red:
## fairArb
module fairArb (
	input logic [15:0] bids,
	output logic [15:0] wins,
	input logic get_next_win,
	input logic clk,
	input logic rst
		);
Size in the first run: ~540 cells after synthesis, roughly 23 flip-flops, about 2700 µm² of cells after synthesis.
clock: 5.56 ns
lec_check: 0
abc_area: 1
cap_margin: 5
cell_pad_in_sites_detail_placement: 2
cell_pad_in_sites_global_placement: 3
core_margin: 5
core_utilization: 51
cts_cluster_diameter: 20
cts_cluster_size: 79
gpl_routability_driven: 1
gpl_timing_driven: 0
max_routing_layer: met5
min_routing_layer: met2
setup_slack_margin: 0.11
slew_margin: 20
run.sh (not shown) runs the stock make flow with config.mk's settings and CLKGATE_MAP_FILE=.
Seen in the log of red: GPL-0301 during 3_1_place_gp_skip_io, after which the run never completed.
What blue does differently from red at the input level:
- CAP_MARGIN changed from 5 to 20
- SETUP_SLACK_MARGIN removed (was 0.11)
- CELL_PAD_IN_SITES_GLOBAL_PLACEMENT removed (was 3)
- CORE_MARGIN changed from 5 to 2
- CTS_CLUSTER_DIAMETER removed (was 20)
- ABC_AREA removed (was 1)
- GPL_TIMING_DRIVEN removed (was 0)
- CTS_CLUSTER_SIZE removed (was 79)
- GPL_ROUTABILITY_DRIVEN removed (was 1)
- MIN_ROUTING_LAYER removed (was met2)
- MAX_ROUTING_LAYER removed (was met5)
- CELL_PAD_IN_SITES_DETAIL_PLACEMENT removed (was 2)
- CORE_UTILIZATION changed from 51 to 70
- the clock period (ns, I/O delays scaled along) changed from 5.56 to 3.75
--- outcome ---
- The flow ended early for blue: it failed with a tool error in 4_1_cts.
- Comparing red against blue, there is no change at all in post-synthesis async set-or-reset flop share.
- Any difference in area reported by Yosys stat between blue and red is small enough to ignore.
- In the flow results for blue and red, the die size is smaller on blue.
- Delta (blue minus red): synthesized cell count went down 158; average footprint of a synthesized cell climbed 42%; synthesized area comparable.
- blue vs. red: and-or/or-and share of the synthesized area grew by 24 points, number of cells in Yosys stat went down, placeable core region moved down, y dimension of the die fell by about 20%.
## Diff of input files: green against blue
- setting SETUP_SLACK_MARGIN to 0.65 for the first time
- setting TNS_END_PERCENT to 5 for the first time
- changing CORE_UTILIZATION from 70 to 57
- changing the clock period (ns, I/O delays scaled along) from 3.75 to 4.0
## What came out
Where area of the core is concerned, blue is better than green.
Going from blue to green, standard-cell row count went up about 14%; initial core utilization went down 15 points; fraction of registers with async set/reset held.
The final reports for green and blue show sum of net half-perimeters after detailed placement lower in the former.
On die span in x, the higher figure sits with green, not blue.
Compared to blue, green has die outline area 930 µm² higher.
green ran to completion and came out clean on the timing, design-rule and antenna checks.
--- input diff green..orange ---
- ABC_AREA: unset -> 1
- CTS_CLUSTER_DIAMETER: unset -> 25
- CORE_MARGIN: 2 -> 9
- SETUP_SLACK_MARGIN: 0.65 -> unset
- CORE_UTILIZATION: 57 -> 60
- CTS_CLUSTER_SIZE: unset -> 99
- CORE_ASPECT_RATIO: unset -> 0.5
[summary]
- Summed standard-cell area reported by yosys: orange vs green — no meaningful difference
- For green, the timing startpoint of the critical path was priority_f[1], unlike orange, where it was bids[13].
- Changes observed in orange relative to green: final core area utilization decreased by 7.2 points relative to the old numbers; final design instance area without fill decreased by 19% relative to the old numbers.
Inputs modified between orange and purple:
- ABC_AREA removed (was 1)
- SETUP_SLACK_MARGIN newly set to 0.65
- CORE_UTILIZATION changed from 60 to 65
- CORE_ASPECT_RATIO removed (was 0.5)
- CTS_CLUSTER_SIZE removed (was 99)
- CORE_MARGIN changed from 9 to 2
- CTS_CLUSTER_DIAMETER changed from 25 to 52
- CAP_MARGIN changed from 20 to 35
Results
purple failed in 5_1_grt with GRT-0232.
Compared with orange, purple shows a lower post-synthesis share of cell area spent on and, or, nand and nor gates.
purple: minimum setup slack after placement lower than orange
orange → purple: sequential fraction of the synthesis area roughly the same, synthesized cell count lost 158.
What orange reported for net count entering floorplan has to be multiplied by 0.72 to get the figure for purple.

* * *

fairArb again, from the RTL that the note above started with.
==> flow/design.v (excerpt) <==
module fairArb (
	input logic [15:0] bids,
	output logic [15:0] wins,
	input logic get_next_win,
	input logic clk,
	input logic rst
		);
	parameter SIZE = 3;
	parameter S0=3'b000, S1=3'b001, S2=3'b010, S3=3'b011, S4=3'b100, S5=3'b101, S6=3'b110;
	logic [SIZE-1:0] state;
	logic [SIZE-1:0] next_state;
	logic [3:0] dec1;
	logic [3:0] dec2;
	logic [15:0] bid1;
	logic [15:0] bid2;
	logic [15:0] b [15:0];
	logic [15:0] d [15:0];
	logic [15:0] out_check;
	logic [3:0] new_priority;
	logic [3:0] pr_in;
	logic [15:0] bids_cycle_f;
	logic [3:0] priority_f;
	logic [3:0] priority_d;
	logic [15:0] wins_d;
	logic sB, sD;
	logic [1:0] sC;
	always @ (*) begin
		case (sC)
			2'b00: priority_d = dec2;
			2'b01: priority_d = priority_f;
			2'b10: priority_d = pr_in;
			2'b11: priority_d = 0;
		endcase
	end
	always @ (*) begin
		case (sB)
			1'b0: wins_d = bid1;
			1'b1: wins_d = bid2;
		endcase
	end
	always @ (*) begin
  ...
==> flow/config.mk <==
export PLATFORM = sky130hd
export DESIGN_NAME = fairArb
export DESIGN_NICKNAME = fairArb
export VERILOG_FILES = /design/flow/design.v
export SDC_FILE = /design/flow/constraint.sdc
export NUM_CORES = 4
export LEC_CHECK = 0
export CAP_MARGIN = 5
export CELL_PAD_IN_SITES_GLOBAL_PLACEMENT = 0
export CORE_MARGIN = 2
export CORE_UTILIZATION = 67
export CTS_CLUSTER_DIAMETER = 333
export CTS_CLUSTER_SIZE = 79
export GPL_ROUTABILITY_DRIVEN = 1
export GPL_TIMING_DRIVEN = 1
export MAX_ROUTING_LAYER = met4
export SETUP_SLACK_MARGIN = 0.61
export SLEW_MARGIN = 20
==> flow/constraint.sdc <==
create_clock -name core_clock -period 3.92 [get_ports {clk}]
set_input_delay 0.7840 -clock core_clock [delete_from_list [all_inputs] [get_ports {clk}]]
set_output_delay 0.7840 -clock core_clock [all_outputs]
set_load 0.01 [all_outputs]
The first run did not get past global routing (5_1_grt) with GRT-0232.
Change:
CAP_MARGIN = 20   (was 5)
CELL_PAD_IN_SITES_GLOBAL_PLACEMENT = default   (was 0)
CORE_UTILIZATION = 58   (was 67)
CTS_CLUSTER_DIAMETER = default   (was 333)
CTS_CLUSTER_SIZE = default   (was 79)
GPL_ROUTABILITY_DRIVEN = default   (was 1)
GPL_TIMING_DRIVEN = default   (was 1)
MAX_ROUTING_LAYER = default   (was met4)
SETUP_SLACK_MARGIN = -0.25   (was 0.61)
clock period = 2.72 ns   (was 3.92 ns; I/O delays follow)
With this change the flow stopped in clock tree synthesis (4_1_cts), error DPL-0038; die area increases by 15%; synthesized cell count is unchanged; area after synthesis does not change.
Change:
CORE_UTILIZATION = 57   (was 58)
SETUP_SLACK_MARGIN = 0.71   (was -0.25)
TNS_END_PERCENT = 5   (was default)
clock period = 4.0 ns   (was 2.72 ns; I/O delays follow)
Outcome: This time the run passed the timing, design-rule and antenna checks; area after synthesis stays the same; die size grows by 1.7%; synthesized cell count does not change.
Change:
CORE_UTILIZATION = 40   (was 57)
MAX_ROUTING_LAYER = met4   (was default)
SETUP_SLACK_MARGIN = default   (was 0.71)
TNS_END_PERCENT = 85   (was 5)
=>
- clock power falls by about 4%
- area after synthesis is unchanged
- power falls by 9.9%
- synthesized cell count does not change
Change:
ABC_AREA = 1   (was default)
CORE_ASPECT_RATIO = 0.5   (was default)
CORE_UTILIZATION = 60   (was 40)
HOLD_SLACK_MARGIN = -0.07   (was default)
MAX_ROUTING_LAYER = default   (was met4)
TNS_END_PERCENT = 5   (was 85)
Effect:
- The changed run finished clean
- non-clock buffer count is lower by 74
- final area is lower by 14%
- count of clock-buffer cells in the layout stays the same
- clock power is lower by about 4%
- area after synthesis stays flat
- critical path depth is higher by 3
- combinational power is higher by 12%
- utilization is higher by 15 points
- routed wire length is lower by 12%
- setup slack improved by 0.31 ns

* * *

Starting RTL as in the previous note.
Settings: LEC_CHECK=0, ABC_AREA=1, CAP_MARGIN=20, CORE_ASPECT_RATIO=1.47, CORE_MARGIN=2, CORE_UTILIZATION=69, CTS_CLUSTER_DIAMETER=239, CTS_CLUSTER_SIZE=95, PLACE_DENSITY=0.37, SLEW_MARGIN=20, TNS_END_PERCENT=5; clock period 4.6 ns.
The first run finished clean.
Then changed:
- CORE_ASPECT_RATIO: 1.47 -> unset
- CORE_UTILIZATION: 69 -> 64
- CTS_CLUSTER_DIAMETER: 239 -> unset
- PLACE_DENSITY: 0.37 -> unset
- SETUP_SLACK_MARGIN: unset -> 1.01
- clock period: 4.6 -> 3.51 ns (I/O delays scaled with it)
What happened: Now the flow never finished: it broke off in 5_1_grt on GRT-0116. Die size increases by 7.1%. Area after synthesis does not change. Synthesized cell count is unchanged.

* * *

## run A
Starting RTL as in the previous note.
clock: 4.0 ns
lec_check: 0
abc_area: 1
cap_margin: 20
core_margin: 9
core_utilization: 58
cts_cluster_diameter: 239
cts_cluster_size: 99
slew_margin: 20
tns_end_percent: 5
Relative to run A, the following input files were edited for run B:
==> flow/config.mk <==
export PLATFORM = sky130hd
export DESIGN_NAME = fairArb
export DESIGN_NICKNAME = fairArb
export VERILOG_FILES = /design/flow/design.v
export SDC_FILE = /design/flow/constraint.sdc
export NUM_CORES = 4
export LEC_CHECK = 0
export CAP_MARGIN = 20
export CORE_MARGIN = 9
export CORE_UTILIZATION = 40
export CTS_CLUSTER_DIAMETER = 344
export CTS_CLUSTER_SIZE = 99
export SLEW_MARGIN = 20
export TNS_END_PERCENT = 5
==> results <==
Measured against each other, run A and run B differ in placed instance area, the higher figure coming from run B. Relative to run A, the area growth from synthesis to layout of run B is higher by 16 points. On post-place setup slack, run A beats run B. Higher synthesized cell count goes to run A over run B.
Here is what was changed in the inputs of run C compared with run B.
==> flow/config.mk <==
export PLATFORM = sky130hd
export DESIGN_NAME = fairArb
export DESIGN_NICKNAME = fairArb
export VERILOG_FILES = /design/flow/design.v
export SDC_FILE = /design/flow/constraint.sdc
export NUM_CORES = 4
export LEC_CHECK = 0
export CAP_MARGIN = 20
export CORE_MARGIN = 2
export CORE_UTILIZATION = 40
export SLEW_MARGIN = 20
==> comparison <==
Across run B and run C, none had a timing, DRC or antenna violation. Run B and run C ended up with nearly the same share of total power in combinational logic. Diff run B -> run C: relative max-transition margin went down 6.2 points, final cell area excluding filler cells level, worst voltage drop across the vdd grid down about 12%.
### run C -> run D
-- flow/config.mk --
<<< run C, line 7
export LEC_CHECK = 0
export CAP_MARGIN = 20
export CORE_MARGIN = 2
export CORE_UTILIZATION = 40
export SLEW_MARGIN = 20
>>> run D, line 7
export LEC_CHECK = 0
export CAP_MARGIN = 20
export CORE_ASPECT_RATIO = 0.5
export CORE_MARGIN = 10
export CORE_UTILIZATION = 60
export HOLD_SLACK_MARGIN = -0.07
export SLEW_MARGIN = 20
Worst setup slack: run D vs run C down 0.17 ns. Compared with run C, global-route wire length before repair in run D decreased by a few percent. The combinational power of run D and that of run C are within noise of each other. Going from run C to run D, number of filler instances in the final layout shrank by more than half. On share of the clock period used by the worst path after layout: run D sits above run C. Routed metal-1 wirelength, run D vs run C: down by more than 10%. Changes observed in run D relative to run C: fraction of area in non-clock buffers fell by 2.4 points; final core area utilization climbed 23 points; arrival time at the worst endpoint climbed 0.15 ns; net total in the final layout moved down; achievable clock frequency down about 4.4%.
Setup changes, run D to run E
==> flow/config.mk <==
export PLATFORM = sky130hd
export DESIGN_NAME = fairArb
export DESIGN_NICKNAME = fairArb
export VERILOG_FILES = /design/flow/design.v
export SDC_FILE = /design/flow/constraint.sdc
export NUM_CORES = 4
export LEC_CHECK = 0
export ABC_AREA = 1
export CAP_MARGIN = 20
export CORE_ASPECT_RATIO = 0.5
export CORE_MARGIN = 9
export CORE_UTILIZATION = 40
export CTS_CLUSTER_DIAMETER = 344
export CTS_CLUSTER_SIZE = 99
export PLACE_DENSITY = 0.35
export SLEW_MARGIN = 20
export TNS_END_PERCENT = 5
Notes after the runs:
Run E completed every stage of the flow, and the final layout passed the timing, design-rule and antenna checks. From run D to run E the numbers moved as follows: non-clock buffer total of the final layout went down 41, share of the cycle needed by the critical path after routing shows a reduction of 6.7 points. Number of flip-flops and latches across run E and run D: no real change. The final reports for run E and run D show height of the die higher in the former. When run E is set beside run D, its fill cell instance count of the final layout turns out to be 363 larger. Lower total power among run E and run D: run D.

* * *

Setup of cedar:
fairArb again, from the RTL that the note above started with.
Settings: LEC_CHECK=0, CAP_MARGIN=20, CORE_MARGIN=2, CORE_UTILIZATION=58, SETUP_SLACK_MARGIN=-0.13, SLEW_MARGIN=20, TNS_END_PERCENT=5; clock period 3.22 ns.
Seen in the log of cedar: GRT-0232 during global routing, after which the run never completed.
Input changes introduced in tundra (baseline for comparison: cedar):
- CORE_UTILIZATION now 12, was 58
- SETUP_SLACK_MARGIN no longer set, was -0.13
- TNS_END_PERCENT no longer set, was 5
- the clock period (ns, I/O delays scaled along) now 5.24, was 3.22
[summary]
- In tundra the die size turned out about 350% higher than in cedar.
- Sort cedar and tundra by count of cells resized by post-cts repair, ascending, and tundra comes first.
- Diff cedar..tundra | count of state elements after synthesis | unchanged
- Taking cedar as 1.0, tundra lands at 2.1 on horizontal die dimension.
- From cedar to tundra the numbers moved as follows: placement-stage worst setup slack shows an increase of 1.13 ns, number of buffers on the longest clock path about even, number of rows in the core area rose by 130%, initial core utilization -49 points, detailed placement HPWL climbed about 8%.
- tundra completed end to end with timing, DRC and antenna clean.
- Taking cedar as the reference, in tundra synthesized net count held steady, number of instances in the placed design grew by 23%.
[inputs] raven vs tundra
- CORE_UTILIZATION changed from 12 to 40
- the clock period (ns, I/O delays scaled along) changed from 5.24 to 3.51
Results
raven was carried through to the last stage, and its layout satisfied the timing, design-rule and antenna checks.
raven against tundra: number of gates given a new drive strength after cts picked up an extra 7; core utilization picked up an extra 49 points; sum of routed wire length over all layers picked up an extra 0.73%; flip-flop and latch area neither gained nor lost much.

* * *

Starting RTL as in the previous note.
==> flow/config.mk <==
export PLATFORM = sky130hd
export DESIGN_NAME = fairArb
export DESIGN_NICKNAME = fairArb
export VERILOG_FILES = /design/flow/design.v
export SDC_FILE = /design/flow/constraint.sdc
export NUM_CORES = 4
export LEC_CHECK = 0
export CAP_MARGIN = 20
export CORE_MARGIN = 2
export CORE_UTILIZATION = 67
export CTS_CLUSTER_DIAMETER = 44
export CTS_CLUSTER_SIZE = 20
export SETUP_SLACK_MARGIN = 0.64
export SLEW_MARGIN = 20
export TNS_END_PERCENT = 5
==> flow/constraint.sdc <==
create_clock -name core_clock -period 4.13 [get_ports {clk}]
set_input_delay 0.8260 -clock core_clock [delete_from_list [all_inputs] [get_ports {clk}]]
set_output_delay 0.8260 -clock core_clock [all_outputs]
set_load 0.01 [all_outputs]
The baseline died in global routing (5_1_grt) on GRT-0232.
Edit:
CORE_UTILIZATION = 60   (was 67)
CTS_CLUSTER_DIAMETER = unset   (was 44)
CTS_CLUSTER_SIZE = unset   (was 20)
PLACE_DENSITY = 0.37   (was unset)
SETUP_SLACK_MARGIN = unset   (was 0.64)
TNS_END_PERCENT = unset   (was 5)
clock period = 5.24 ns   (was 4.13 ns; I/O delays follow)
What happened: This time the run completed without violations. Area after synthesis stays the same. Die size increases by roughly a tenth. Synthesized cell count does not change.
Edit:
CORE_UTILIZATION = 65   (was 60)
PLACE_DENSITY = unset   (was 0.37)
clock period = 3.26 ns   (was 5.24 ns; I/O delays follow)
The changed run ended with an error in clock tree synthesis (4_1_cts).
Die size falls by 7.3%.
Area after synthesis is unchanged.
Synthesized cell count is unchanged.
Edit:
ABC_AREA = 1   (was unset)
CORE_UTILIZATION = 64   (was 65)
SETUP_SLACK_MARGIN = 1.01   (was unset)
clock period = 4.43 ns   (was 3.26 ns; I/O delays follow)
What happened: This time the run went through all stages and came out clean. Synthesized cell count goes up by well over a third. Area after synthesis hardly moves. Die area goes up slightly.
Edit:
ABC_AREA = unset   (was 1)
CORE_UTILIZATION = 58   (was 64)
SETUP_SLACK_MARGIN = 0.71   (was 1.01)
clock period = 2.65 ns   (was 4.43 ns; I/O delays follow)
The changed run stopped in clock tree synthesis (4_1_cts) with DPL-0038.
Die area came out higher by 9.8%.
Synthesized area stays flat.
Synthesized cell count came out lower by 29%.
Edit:
CORE_UTILIZATION = 66   (was 58)
CTS_CLUSTER_SIZE = 51   (was unset)
SETUP_SLACK_MARGIN = -0.03   (was 0.71)
Outcome: This time the run failed in detailed placement (3_5_place_dp). Synthesized area stays the same. Die size goes down by roughly a tenth. Synthesized cell count does not change.
Power and IR drop assume default switching activity.
